==> run F: inputs <==
==> flow/design.v <==
module Decoder_2_to_4_Unit
(
    input   wire    [3 : 0] alu_fun,     
    output  reg     arith_En,
    output  reg     logic_En,
    output  reg     cmp_En,
    output  reg     shift_En
);
wire    [1:0]   alu_fun_MSBs = alu_fun[3:2];
always @ (*)
    begin
        case (alu_fun_MSBs)
        2'b00 : begin
                    arith_En = 1'b1;    
                    logic_En = 1'b0;
                    cmp_En = 1'b0;
                    shift_En = 1'b0;
                end 
        2'b01 : begin
                    arith_En = 1'b0;   
                    logic_En = 1'b1;    
                    cmp_En = 1'b0;
                    shift_En = 1'b0;
                end 
        2'b10 : begin
                    arith_En = 1'b0;   
                    logic_En = 1'b0;
                    cmp_En = 1'b1;      
                    shift_En = 1'b0;
                end 
        2'b11 : begin
                    arith_En = 1'b0;   
                    logic_En = 1'b0;
                    cmp_En = 1'b0;
                    shift_En = 1'b1;    
                end 
        endcase
    end
endmodule
module Arithmetic_Unit #(parameter Data_In_Width = 16)
(
    input   wire    signed  [Data_In_Width-1 : 0]    A_in ,      
    input   wire    signed  [Data_In_Width-1 : 0]    B_in ,      
    input   wire                          [3 : 0]    alu_fun,    
    input   wire                                     CLK_in,
    input   wire                                     RST_in,
    input   wire                                     arith_En,
    output  reg         [(2*Data_In_Width)-1 : 0]    arith_out,  
    output  reg                                      arith_flag,
    output  reg                                      over_flow
);
wire    [1:0]   alu_fun_LSBs = alu_fun[1:0];      
reg     [(2*Data_In_Width)-1 : 0]   arith_out_comb;
reg     arith_flag_comb;
reg     over_flow_comb;
always @ (posedge CLK_in or negedge RST_in)   
    begin
        if (!RST_in)
            begin
               arith_out  <= 'sb0; 
               arith_flag <= 1'b0;
               over_flow  <= 1'b0;
            end
        else
            begin
                arith_out  <= arith_out_comb;
                arith_flag <= arith_flag_comb;
                over_flow  <= over_flow_comb;
            end
    end
always @ (*)
    begin
        if (arith_En)
            begin
                arith_flag_comb = 1'b1;
                case (alu_fun_LSBs)
                    2'b00 : {over_flow_comb , arith_out_comb} = A_in + B_in ;
                    2'b10 : {over_flow_comb , arith_out_comb} = A_in * B_in ;
                    2'b01 : {over_flow_comb , arith_out_comb} = A_in - B_in ;
                    2'b11 : begin over_flow_comb = 1'b0; arith_out_comb = (B_in != 'sb0) ? A_in / B_in : 'sb0 ; end   
                endcase
            end
        else
            begin
                arith_flag_comb = 1'b0;
                arith_out_comb = 'sb0;
                over_flow_comb = 1'b0;
            end
    end
endmodule
module Logic_Unit #(parameter Data_In_Width = 16) 
(
    input   wire    [Data_In_Width-1 : 0]    A_in ,    
    input   wire    [Data_In_Width-1 : 0]    B_in ,    
    input   wire                  [3 : 0]    alu_fun,  
    input   wire                             CLK_in,
    input   wire                             RST_in,
    input   wire                             logic_En,
    output  reg    [Data_In_Width-1 : 0]     logic_out, 
    output  reg                              logic_flag
);
wire    [1:0]   alu_fun_LSBs = alu_fun[1:0];      
reg     [Data_In_Width-1 : 0]   logic_out_comb;
reg     logic_flag_comb;
always @ (posedge CLK_in or negedge RST_in)       
    begin
        if (!RST_in)
            begin
                logic_out  <= 'b0;
                logic_flag <= 1'b0;
            end
        else
            begin
                logic_out  <= logic_out_comb;
                logic_flag <= logic_flag_comb;
            end
    end
always @ (*)
    begin
        if (logic_En)
            begin
                logic_flag_comb = 1'b1;
                case (alu_fun_LSBs)
                2'b00 : logic_out_comb = A_in & B_in;    
                2'b01 : logic_out_comb = A_in | B_in;    
                2'b10 : logic_out_comb = ~(A_in & B_in);     
                2'b11 : logic_out_comb = ~(A_in | B_in);     
                endcase
            end
        else
            begin
                logic_flag_comb = 1'b0;
                logic_out_comb = 'b0;
            end
    end
endmodule
module CMP_Unit #(parameter Data_In_Width = 16)
(
    input   wire    signed  [Data_In_Width-1 : 0]    A_in ,      
    input   wire    signed  [Data_In_Width-1 : 0]    B_in ,      
    input   wire                          [3 : 0]    alu_fun,    
    input   wire                                     CLK_in,
    input   wire                                     RST_in,
    input   wire                                     cmp_En,
    output  reg             [1 : 0]                  cmp_out,
    output  reg                                      cmp_flag
);
wire    [1 : 0]   alu_fun_LSBs = alu_fun[1:0];      
reg     [1 : 0]   cmp_out_comb;
reg     cmp_flag_comb;
always @ (posedge CLK_in or negedge RST_in)
    begin
        if (!RST_in)
            begin
                cmp_out  <= 'sb0;
                cmp_flag <= 1'b0;
            end
        else
            begin
                cmp_out  <= cmp_out_comb;
                cmp_flag <= cmp_flag_comb;
            end
    end
always @ (*)
    begin
        if (cmp_En)
            begin
                case (alu_fun_LSBs)
                2'b00 : begin
                            cmp_flag_comb = 1'b0;
                            cmp_out_comb = 'sb0;
                        end
                2'b01 : begin
                            cmp_flag_comb = 1'b1;
                            cmp_out_comb = (A_in == B_in) ? 'sd1 : 'sd0;
                        end
                2'b10 : begin
                            cmp_flag_comb = 1'b1;
                            cmp_out_comb = (A_in > B_in) ?  'sd2 : 'sd0;
                        end
                2'b11 : begin   
                            cmp_flag_comb = 1'b1;
                            cmp_out_comb = (A_in < B_in) ?  'sd3 : 'sd0;
                        end
                endcase
            end
        else
            begin
                cmp_flag_comb = 1'b0;
                cmp_out_comb = 'sb0;
            end
    end
endmodule
module Shift_unit #(parameter Data_In_Width = 16)
(
    input   wire    signed  [Data_In_Width-1 : 0]    A_in ,      
    input   wire    signed  [Data_In_Width-1 : 0]    B_in ,      
    input   wire                          [3 : 0]    alu_fun,    
    input   wire                                     CLK_in,
    input   wire                                     RST_in,
    input   wire                                     shift_En,
    output  reg     signed  [Data_In_Width-1 : 0]    shift_out, 
    output  reg                                      shift_flag
);
wire    [1:0]   alu_fun_LSBs = alu_fun[1:0];      
reg     [Data_In_Width-1 : 0]   shift_out_comb;
reg     shift_flag_comb;
always @ (posedge CLK_in or negedge RST_in)
    begin
        if (!RST_in)
            begin
                shift_out  <= 'sb0;
                shift_flag <= 1'b0;
            end
        else
            begin
                shift_out  <= shift_out_comb;
                shift_flag <= shift_flag_comb;
            end
    end
always @ (*)
    begin
        if (shift_En)
            begin
                shift_flag_comb = 1'b1;
                case (alu_fun_LSBs)
                2'b00 : shift_out_comb = (A_in >> 1'b1);    
                2'b01 : shift_out_comb = (A_in << 1'b1);    
                2'b10 : shift_out_comb = (B_in >> 1'b1);    
                2'b11 : shift_out_comb = (B_in << 1'b1);    
                endcase
            end
        else
            begin
                shift_flag_comb = 1'b0;
                shift_out_comb = 'sb0;
            end
    end
endmodule
module ALU_Top #(parameter Data_In_Width = 16)
(
    input   wire            [Data_In_Width-1 : 0]    A ,      
    input   wire            [Data_In_Width-1 : 0]    B ,      
    input   wire                          [3 : 0]    ALU_FUN,   
    input   wire                                     CLK,
    input   wire                                     RST,
    output  wire      [(2*Data_In_Width)-1 : 0]      Arith_OUT,   
    output  wire                                     Arith_Flag,
    output  wire            [Data_In_Width-1 : 0]    Logic_OUT, 
    output  wire                                     Logic_Flag,
    output  wire                          [1 : 0]    CMP_OUT,
    output  wire                                     CMP_Flag,
    output  wire            [Data_In_Width-1 : 0]    Shift_OUT, 
    output  wire                                     Shift_Flag
);
wire    Arith_Enable;
wire    Logic_Enable;
wire    CMP_Enable;
wire    Shift_Enable;
wire    Over_Flow;
Decoder_2_to_4_Unit ins_Decoder_2_to_4_Unit (
    .alu_fun (ALU_FUN),
    .arith_En (Arith_Enable),
    .logic_En (Logic_Enable),
    .cmp_En (CMP_Enable),
    .shift_En (Shift_Enable)
);
Arithmetic_Unit ins_Arithmetic_Unit (
    .A_in (A),
    .B_in (B),
    .alu_fun (ALU_FUN),
    .CLK_in (CLK),
    .RST_in (RST),
    .arith_En (Arith_Enable),
    .arith_out (Arith_OUT),
    .arith_flag (Arith_Flag),
    .over_flow (Over_Flow)
);
Logic_Unit ins_Logic_unit (
    .A_in (A),
    .B_in (B),
    .alu_fun (ALU_FUN),
    .CLK_in (CLK),
    .RST_in (RST),
    .logic_En (Logic_Enable),
    .logic_out (Logic_OUT),
    .logic_flag (Logic_Flag)
);
CMP_Unit ins_CMP_Unit (
    .A_in (A),
    .B_in (B),
    .alu_fun  (ALU_FUN),
    .CLK_in (CLK),
    .RST_in (RST),
    .cmp_En (CMP_Enable),
    .cmp_out (CMP_OUT),
    .cmp_flag (CMP_Flag)
);
Shift_unit ins_Shift_Unit (
    .A_in (A),
    .B_in (B),
    .alu_fun  (ALU_FUN),
    .CLK_in (CLK),
    .RST_in (RST),
    .shift_En (Shift_Enable),
    .shift_out (Shift_OUT),
    .shift_flag (Shift_Flag)
);
endmodule
==> flow/run.sh <==
#!/bin/bash
# the make line also repeats each setting of config.mk as NAME=value (left out here)
make -C /OpenROAD-flow-scripts/flow DESIGN_CONFIG=/design/flow/config.mk WORK_HOME=/design/flow/orfs CLKGATE_MAP_FILE= finish
==> flow/config.mk <==
export PLATFORM = sky130hd
export DESIGN_NAME = ALU_Top
export DESIGN_NICKNAME = ALU_Top
export VERILOG_FILES = /design/flow/design.v
export SDC_FILE = /design/flow/constraint.sdc
export NUM_CORES = 4
export LEC_CHECK = 0
export CAP_MARGIN = 20
export CORE_MARGIN = 2
export CORE_UTILIZATION = 58
export HOLD_SLACK_MARGIN = 0.29
export SLEW_MARGIN = 20
export TNS_END_PERCENT = 5
==> flow/constraint.sdc <==
create_clock -name core_clock -period 73.0 [get_ports {CLK}]
set_input_delay 14.6000 -clock core_clock [delete_from_list [all_inputs] [get_ports {CLK}]]
set_output_delay 14.6000 -clock core_clock [all_outputs]
set_load 0.01 [all_outputs]
==> inputs of run Z, as changes to run F <==
Settings changed: CAP_MARGIN 20 to 15, CORE_UTILIZATION 58 to 65, CTS_CLUSTER_SIZE set to 51, HOLD_SLACK_MARGIN 0.29 to not set, MAX_ROUTING_LAYER set to met4.
==> flow/constraint.sdc (replaced) <==
create_clock -name core_clock -period 78.0 [get_ports {CLK}]
set_input_delay 15.6000 -clock core_clock [delete_from_list [all_inputs] [get_ports {CLK}]]
set_output_delay 15.6000 -clock core_clock [all_outputs]
set_load 0.01 [all_outputs]
==> inputs of run R, as changes to run F <==
Settings changed: CORE_UTILIZATION 58 to 40, HOLD_SLACK_MARGIN 0.29 to not set, TNS_END_PERCENT 5 to not set.
==> flow/constraint.sdc (replaced) <==
create_clock -name core_clock -period 83.7 [get_ports {CLK}]
set_input_delay 16.7400 -clock core_clock [delete_from_list [all_inputs] [get_ports {CLK}]]
set_output_delay 16.7400 -clock core_clock [all_outputs]
set_load 0.01 [all_outputs]
==> results <==
quantity                                                               run R                      run Z                      run F
Status                                               complete, no violations  aborted with a tool error  aborted with a tool error
Failing step                                                               -             global routing             global routing
Die extent in x                                                       337 um                     265 um                     280 um
Post-CTS Setup Inserts                                                     7                         63                         66
Sum of net half-perimeters after detailed placement               152,000 um                 153,000 um                 160,000 um
Worst setup slack before clock tree synthesis                       -3.02 ns                   -3.91 ns                   -5.89 ns
Cell area after placement                                        0.0545 mm^2                0.0588 mm^2                0.0629 mm^2
Routability cong.                                                       1.03                       1.17                       1.05
Placeable core region                                             0.110 mm^2                0.0673 mm^2                0.0757 mm^2
Chip area                                                         0.113 mm^2                0.0702 mm^2                0.0785 mm^2
Placed cell count                                                      8,418                      8,433                      8,970
Vert. Die Dim                                                         337 um                     265 um                     280 um
Core utilization at floorplan                                          40.2%                      65.8%                      58.5%
Floorplan row count                                                      122                         95                        101
Resize count post-CTS                                                     65                        198                        214

---

==> run a: inputs <==
Starts from the design.v that is shown in full above.
clock: 85.0 ns
lec_check: 0
cap_margin: 20
cell_pad_in_sites_detail_placement: 2
core_margin: 2
core_utilization: 40
gpl_timing_driven: 0
min_routing_layer: met2
slew_margin: 20
run.sh (not shown) runs the stock make flow with config.mk's settings and CLKGATE_MAP_FILE=.
==> run b: changes against run a <==
--- a/flow/config.mk
+++ b/flow/config.mk
@@ -9,6 +9,5 @@
 export CELL_PAD_IN_SITES_DETAIL_PLACEMENT = 2
 export CORE_MARGIN = 2
 export CORE_UTILIZATION = 40
-export GPL_TIMING_DRIVEN = 0
 export MIN_ROUTING_LAYER = met2
 export SLEW_MARGIN = 20
==> run c: changes against run a <==
==> flow/config.mk (replaced) <==
export PLATFORM = sky130hd
export DESIGN_NAME = ALU_Top
export DESIGN_NICKNAME = ALU_Top
export VERILOG_FILES = /design/flow/design.v
export SDC_FILE = /design/flow/constraint.sdc
export NUM_CORES = 4
export LEC_CHECK = 0
export ABC_AREA = 1
export CAP_MARGIN = 20
export CORE_MARGIN = 2
export CORE_UTILIZATION = 61
export CTS_CLUSTER_DIAMETER = 233
export PLACE_DENSITY_LB_ADDON = 0.13
export SETUP_SLACK_MARGIN = 4.25
export SLEW_MARGIN = 20
export TNS_END_PERCENT = 5
==> flow/constraint.sdc (replaced) <==
create_clock -name core_clock -period 46.2 [get_ports {CLK}]
set_input_delay 9.2400 -clock core_clock [delete_from_list [all_inputs] [get_ports {CLK}]]
set_output_delay 9.2400 -clock core_clock [all_outputs]
set_load 0.01 [all_outputs]
==> run d: changes against run a <==
--- a/flow/config.mk
+++ b/flow/config.mk
@@ -6,9 +6,6 @@
 export NUM_CORES = 4
 export LEC_CHECK = 0
 export CAP_MARGIN = 20
-export CELL_PAD_IN_SITES_DETAIL_PLACEMENT = 2
 export CORE_MARGIN = 2
 export CORE_UTILIZATION = 40
-export GPL_TIMING_DRIVEN = 0
-export MIN_ROUTING_LAYER = met2
 export SLEW_MARGIN = 20
==> summary of the runs <==
- Run d ran to the end with no violations. Run c ended with an error in global routing, error ODB-0269. Run b died in detailed placement. Run a ended with an error in global routing.
- In synthesized area, run d and run b do not differ.
- Synthesized cell count is the same in run b and run d.
- In die size, run d and run b do not differ.

---

==> 01-16 <==
RTL: the design.v shown in full above, as it stands there.
export LEC_CHECK = 0
export CAP_MARGIN = 20
export CORE_MARGIN = 2
export CORE_UTILIZATION = 58
export CTS_CLUSTER_SIZE = 33
export SLEW_MARGIN = 20
export TNS_END_PERCENT = 5
create_clock -name core_clock -period 75.4 [get_ports {CLK}]
==> inputs of 04-15, as changes to 01-16 <==
--- a/flow/config.mk
+++ b/flow/config.mk
@@ -6,8 +6,11 @@
 export NUM_CORES = 4
 export LEC_CHECK = 0
+export ABC_AREA = 1
 export CAP_MARGIN = 20
 export CORE_MARGIN = 2
-export CORE_UTILIZATION = 58
-export CTS_CLUSTER_SIZE = 33
+export CORE_UTILIZATION = 64
+export CTS_CLUSTER_DIAMETER = 392
+export CTS_CLUSTER_SIZE = 99
+export SETUP_SLACK_MARGIN = 3.98
 export SLEW_MARGIN = 20
-export TNS_END_PERCENT = 5
+export TNS_END_PERCENT = 10
==> flow/constraint.sdc (replaced) <==
create_clock -name core_clock -period 29.6 [get_ports {CLK}]
set_input_delay 5.9200 -clock core_clock [delete_from_list [all_inputs] [get_ports {CLK}]]
set_output_delay 5.9200 -clock core_clock [all_outputs]
set_load 0.01 [all_outputs]
==> inputs of 02-14, as changes to 01-16 <==
--- a/flow/config.mk
+++ b/flow/config.mk
@@ -6,8 +6,11 @@
 export NUM_CORES = 4
 export LEC_CHECK = 0
+export ABC_AREA = 1
 export CAP_MARGIN = 20
 export CORE_MARGIN = 2
-export CORE_UTILIZATION = 58
-export CTS_CLUSTER_SIZE = 33
+export CORE_UTILIZATION = 72
+export CTS_CLUSTER_DIAMETER = 393
+export CTS_CLUSTER_SIZE = 99
+export SETUP_SLACK_MARGIN = 3.98
 export SLEW_MARGIN = 20
-export TNS_END_PERCENT = 5
+export TNS_END_PERCENT = 10
==> flow/constraint.sdc (replaced) <==
create_clock -name core_clock -period 29.6 [get_ports {CLK}]
set_input_delay 5.9200 -clock core_clock [delete_from_list [all_inputs] [get_ports {CLK}]]
set_output_delay 5.9200 -clock core_clock [all_outputs]
set_load 0.01 [all_outputs]
==> inputs of 01-18, as changes to 01-16 <==
--- a/flow/config.mk
+++ b/flow/config.mk
@@ -6,8 +6,9 @@
 export NUM_CORES = 4
 export LEC_CHECK = 0
+export ABC_AREA = 1
 export CAP_MARGIN = 20
 export CORE_MARGIN = 2
 export CORE_UTILIZATION = 58
-export CTS_CLUSTER_SIZE = 33
+export CTS_CLUSTER_DIAMETER = 233
 export SLEW_MARGIN = 20
 export TNS_END_PERCENT = 5
==> flow/constraint.sdc (replaced) <==
create_clock -name core_clock -period 46.2 [get_ports {CLK}]
set_input_delay 9.2400 -clock core_clock [delete_from_list [all_inputs] [get_ports {CLK}]]
set_output_delay 9.2400 -clock core_clock [all_outputs]
set_load 0.01 [all_outputs]
==> results <==
01-18 finished but fails on setup timing. 04-15 aborted during global routing (5_1_grt), error GRT-0116. 01-16 finished but failed the layout checks on setup timing. 02-14 stopped in clock tree synthesis (4_1_cts) with DPL-0038.
Flip-flop count is the same in 01-18 and 01-16.
Between 01-18 and 01-16, the lower core utilization is in 01-18 (gap 2.6 points).
Between 01-18 and 01-16, the lower critical path depth is in 01-16 (gap 245).
Setup slack: 01-16 is better than 01-18 (27 ns).
In synthesized cell count, 01-18 and 04-15 do not differ.
Synthesized area is the same in 01-18 and 04-15.
Non-clock buffer count: 01-16 is higher than 01-18 (188).
In 01-18 the final cell count is larger than in 01-16, by about 4%.
Between 01-16 and 01-18, the lower first-iteration DRC count is in 01-18 (gap about 100%, measured against 01-18).
